## job 101
Design cpu, start of the top module:
module cpu(clock,reset,imem_addr,imem_data,dmem_addr,dmem_we,dmem_wdata,dmem_rdata);
==> flow/config.mk <==
export PLATFORM = sky130hd
export DESIGN_NAME = cpu
export DESIGN_NICKNAME = cpu
export VERILOG_FILES = /design/flow/design.v
export SDC_FILE = /design/flow/constraint.sdc
export NUM_CORES = 4
export LEC_CHECK = 0
export ABC_AREA = 1
export CAP_MARGIN = 20
export CELL_PAD_IN_SITES_DETAIL_PLACEMENT = 1
export CELL_PAD_IN_SITES_GLOBAL_PLACEMENT = 2
export CORE_MARGIN = 2
export CORE_UTILIZATION = 40
export GPL_ROUTABILITY_DRIVEN = 0
export GPL_TIMING_DRIVEN = 0
export HOLD_SLACK_MARGIN = 0.18
export MAX_ROUTING_LAYER = met4
export MIN_ROUTING_LAYER = met1
export SETUP_SLACK_MARGIN = 0.24
export SLEW_MARGIN = 35
==> flow/constraint.sdc <==
create_clock -name core_clock -period 10.1 [get_ports {clock}]
set_input_delay 2.0200 -clock core_clock [delete_from_list [all_inputs] [get_ports {clock}]]
set_output_delay 2.0200 -clock core_clock [all_outputs]
set_load 0.01 [all_outputs]
run.sh (not shown) runs the stock make flow with config.mk's settings and CLKGATE_MAP_FILE=.
Job 101 | status: complete | timing, DRC, antenna: pass
> inputs changed (job 101 -> job 102)
Settings: clearing CELL_PAD_IN_SITES_DETAIL_PLACEMENT, which used to be 1; swapping 40 for 68 in CORE_UTILIZATION; clearing GPL_ROUTABILITY_DRIVEN, which used to be 0; clearing GPL_TIMING_DRIVEN, which used to be 0; swapping 35 for 20 in SLEW_MARGIN; clearing CELL_PAD_IN_SITES_GLOBAL_PLACEMENT, which used to be 2; clearing HOLD_SLACK_MARGIN, which used to be 0.18; clearing MIN_ROUTING_LAYER, which used to be met1; clearing MAX_ROUTING_LAYER, which used to be met4; clearing SETUP_SLACK_MARGIN, which used to be 0.24; swapping 10.1 for 4.77 in the clock period (ns, I/O delays scaled along).
### Flow results
Area growth from synthesis to final layout (job 102 over job 101): decrease, 5.8 points
Re via count of the first global-routing pass: job 102 and job 101 aren't equal, and the higher value belongs to job 101.
Comparing job 102 and job 101, the higher global-route track usage on met1 was measured on job 102.
Taking job 101 over job 102, the tally of clock buffers in the finished layout ratio works out to 1.13.
From job 102 to job 101, number of ports placed on the die boundary did not move at all.
## Diff of input files: job 103 against job 102
Settings: CORE_UTILIZATION: 68 -> 40; PLACE_DENSITY_LB_ADDON: unset -> 0.05; CORE_ASPECT_RATIO: unset -> 1.5; ABC_AREA: 1 -> unset; the clock period (ns, I/O delays scaled along): 4.77 -> 8.0.
Notes after the runs:
Number of nets in the layout, job 102 and job 103: smaller value in job 103. Non-clock buffer count delta for job 103 relative to job 102: 10 lower. Compared with job 102, job 103 ends up with a smaller final cell area. [diff] total power, job 103 relative to job 102: improvement. Looking at count of non-CTS inverters in the layout, job 103 sits about 90% lower than job 102 does. Worst hold margin delta for job 103 relative to job 102: 0.028 ns higher. Job 103: wire length is 7.5% lower than what job 102 reported.
[inputs] job 104 vs job 103
Settings: CORE_UTILIZATION changed from 40 to 72; ABC_AREA newly set to 1; CORE_ASPECT_RATIO removed (was 1.5); PLACE_DENSITY_LB_ADDON changed from 0.05 to 0.27; the clock period (ns, I/O delays scaled along) changed from 8.0 to 4.19.
==> results <==
| job 104 | all stages done | FAIL | setup timing |
On wire length of the first global-routing pass, job 104 does worse than job 103.
Count of cell instances traversed by the critical path ended up 18% higher on job 104 than on job 103.
Changes observed in job 104 relative to job 103: sequential cell area share went down, final number of max-transition violations did not really move, power went up, routed wire length went up.
The more densely filled core belongs to job 104, not job 103.
Worst-case reg-to-reg path depth: job 104 > job 103
Of job 103 and job 104, job 104 shows the higher combinational group share of total power, with job 103 below it.

* * *

## v59
cpu again, from the RTL that the note above started with.
==> flow/design.v (excerpt) <==
module cpu(clock,reset,imem_addr,imem_data,dmem_addr,dmem_we,dmem_wdata,dmem_rdata);
Settings: LEC_CHECK=0, ABC_AREA=1, CAP_MARGIN=20, CELL_PAD_IN_SITES_GLOBAL_PLACEMENT=2, CORE_MARGIN=2, CORE_UTILIZATION=40, GPL_ROUTABILITY_DRIVEN=0, MAX_ROUTING_LAYER=met4, MIN_ROUTING_LAYER=met2, SETUP_SLACK_MARGIN=1.42, SLEW_MARGIN=35; clock period 8.0 ns.
v59 finished end to end and its layout was clean on timing, DRC and antenna.
The following lists how v54 was set up differently from v59:
Settings: SETUP_SLACK_MARGIN no longer set, was 1.42; MAX_ROUTING_LAYER no longer set, was met4; GPL_ROUTABILITY_DRIVEN no longer set, was 0; ABC_AREA no longer set, was 1; CELL_PAD_IN_SITES_GLOBAL_PLACEMENT no longer set, was 2; MIN_ROUTING_LAYER no longer set, was met2; CORE_UTILIZATION now 65, was 40; TNS_END_PERCENT now 5, previously not set; SLEW_MARGIN now 20, was 35; the clock period (ns, I/O delays scaled along) now 6.34, was 8.0.
Findings:
v54 ends up with a net switching power figure that is 8.2% lower than in v59. Compared to v59, v54 has clock tree buffer count of the final layout 17 lower. Summary of v54 over v59: clock latency at the later pin of the worst-skew pair decreased by 0.02 ns relative to the old numbers; number of nets in the finished design decreased by about 26% relative to the old numbers; share of power burned in combinational logic decreased by 3.7 points relative to the old numbers; power consumption increased by 6.5% relative to the old numbers.
For v40, these inputs were changed with respect to v54:
Settings: TNS_END_PERCENT removed (was 5); CORE_UTILIZATION changed from 65 to 40; the clock period (ns, I/O delays scaled along) changed from 6.34 to 7.2.
Results
- Power per standard cell area: v40 and v54 compared, higher one is v54
- Top achievable clock speed for v40 is lower than for v54.
- sky130_fd_sc_hd__dfxtp_2 as the cell at the slowest stage of the critical path was reported by v54, and sky130_fd_sc_hd__mux2_4 by v40.
- Against v54, clock power in v40 rose by a few percent.
Power is estimated from default activity; no workload was simulated.
